==> flow/design.v (excerpt) <==
module CPU_6507(
	output [12:0] addr_bus,
	output reg [7:0] d_out,
	input [7:0] d_in,
	output reg wenb,
	input clk,
	input rstb,
	input rdy
);
For scale: roughly 2300 cells after synthesis, roughly 14000 um^2 of cells after synthesis.
clock: 4.22 ns
lec_check: 0
abc_area: 1
cap_margin: 35
core_margin: 2
core_utilization: 72
cts_cluster_diameter: 95
hold_slack_margin: 0.08
place_density: 0.84
setup_slack_margin: -0.25
slew_margin: 20
run.sh (not shown) runs the stock make flow with config.mk's settings and CLKGATE_MAP_FILE=.
The starting point failed in global routing (5_1_grt) (GRT-0116).
Then changed:
- ABC_AREA: 1 -> default
- CAP_MARGIN: 35 -> 20
- CORE_UTILIZATION: 72 -> 40
- CTS_CLUSTER_DIAMETER: 95 -> default
- HOLD_SLACK_MARGIN: 0.08 -> default
- PLACE_DENSITY: 0.84 -> default
- SETUP_SLACK_MARGIN: -0.25 -> default
- clock period: 4.22 -> 8.2 ns (I/O delays scaled with it)
Effect:
- This time the run completed without violations
- synthesized cell count goes down by 11%
- synthesized area is higher by 3.2%
- die size increases by 83%
Then changed:
- CORE_UTILIZATION: 40 -> 32
Outcome: Die area grows by a quarter to a third. Sequential power barely changes. Final area grows slightly. Setup slack improved by 0.26 ns. Final cell count grows by a few percent. Routed wire length shrinks slightly. Global-route usage shrinks by 8.1 points.
Then changed:
- ABC_AREA: default -> 1
- CORE_UTILIZATION: 32 -> 59
- SETUP_SLACK_MARGIN: default -> 0.33
- clock period: 8.2 -> 4.55 ns (I/O delays scaled with it)
Outcome: The changed run failed in global routing (5_1_grt) (GRT-0232); die size shrinks by 47%; synthesized cell count rose by 13%; area after synthesis came out lower by 3.1%.

---

CPU_6507 again, from the RTL that the note above started with.
clock: 7.79 ns
lec_check: 0
abc_area: 1
cap_margin: 20
cell_pad_in_sites_global_placement: 0
core_margin: 2
core_utilization: 48
cts_cluster_diameter: 227
cts_cluster_size: 98
max_routing_layer: met4
place_density: 0.38
setup_slack_margin: -0.19
slew_margin: 25
tns_end_percent: 10
==> next run, changes <==
ABC_AREA = default   (was 1)
CELL_PAD_IN_SITES_GLOBAL_PLACEMENT = default   (was 0)
CORE_UTILIZATION = 40   (was 48)
CTS_CLUSTER_DIAMETER = default   (was 227)
CTS_CLUSTER_SIZE = default   (was 98)
MAX_ROUTING_LAYER = default   (was met4)
PLACE_DENSITY = default   (was 0.38)
SETUP_SLACK_MARGIN = default   (was -0.19)
SLEW_MARGIN = 20   (was 25)
TNS_END_PERCENT = default   (was 10)
clock period = 9.0 ns   (was 7.79 ns; I/O delays follow)
Clock skew is lower by 10 ps; worst setup slack improved by 420 ps; combinational power is lower by a quarter to a third; wire length is lower slightly; via count is lower by a few percent; sequential power is lower by about a fifth; power is lower by a quarter to a third; count of clock-buffer cells in the layout is higher by 2; hold slack improved by 10 ps.
==> next run, changes <==
CORE_UTILIZATION = 61   (was 40)
CTS_CLUSTER_DIAMETER = 166   (was default)
CTS_CLUSTER_SIZE = 100   (was default)
Result: Clock skew stays flat; core utilization climbs by 22 points; clock-buffer cell count goes down by 1; wire length falls by 4.8%; flip-flop count stays the same; synthesized cell count does not change; cell area went down by 1.4%.
==> next run, changes <==
CORE_UTILIZATION = 40   (was 61)
CTS_CLUSTER_DIAMETER = 400   (was 166)
CTS_CLUSTER_SIZE = 99   (was 100)
TNS_END_PERCENT = 15   (was default)
Effect: Fmax climbs by 5.3%; global-route usage went down by 15 points; non-clock buffer count rose by 10; first-iteration DRC count goes down by 29%; cell area rises by about 1.4%; synthesized cell count is unchanged; power goes down by 0.79%; setup slack improves by 420 ps; wire length goes up by about 5%.
==> next run, changes <==
CORE_UTILIZATION = 16   (was 40)
CTS_CLUSTER_DIAMETER = default   (was 400)
CTS_CLUSTER_SIZE = default   (was 99)
TNS_END_PERCENT = default   (was 15)
clock period = 9.02 ns   (was 9.0 ns; I/O delays follow)
=>
- count of clock-buffer cells in the layout decreases by 2
- wire length drops by 2.8%
- worst setup slack improves by 200 ps
- first-iteration DRC count increases by 15%
- clock power went down by about 3%
- global-route usage fell by 23 points
- die size climbs by 150%
- area after synthesis is unchanged
- register-to-register slack gains 330 ps
No activity file was given, so power comes from the tool's default toggle rates.
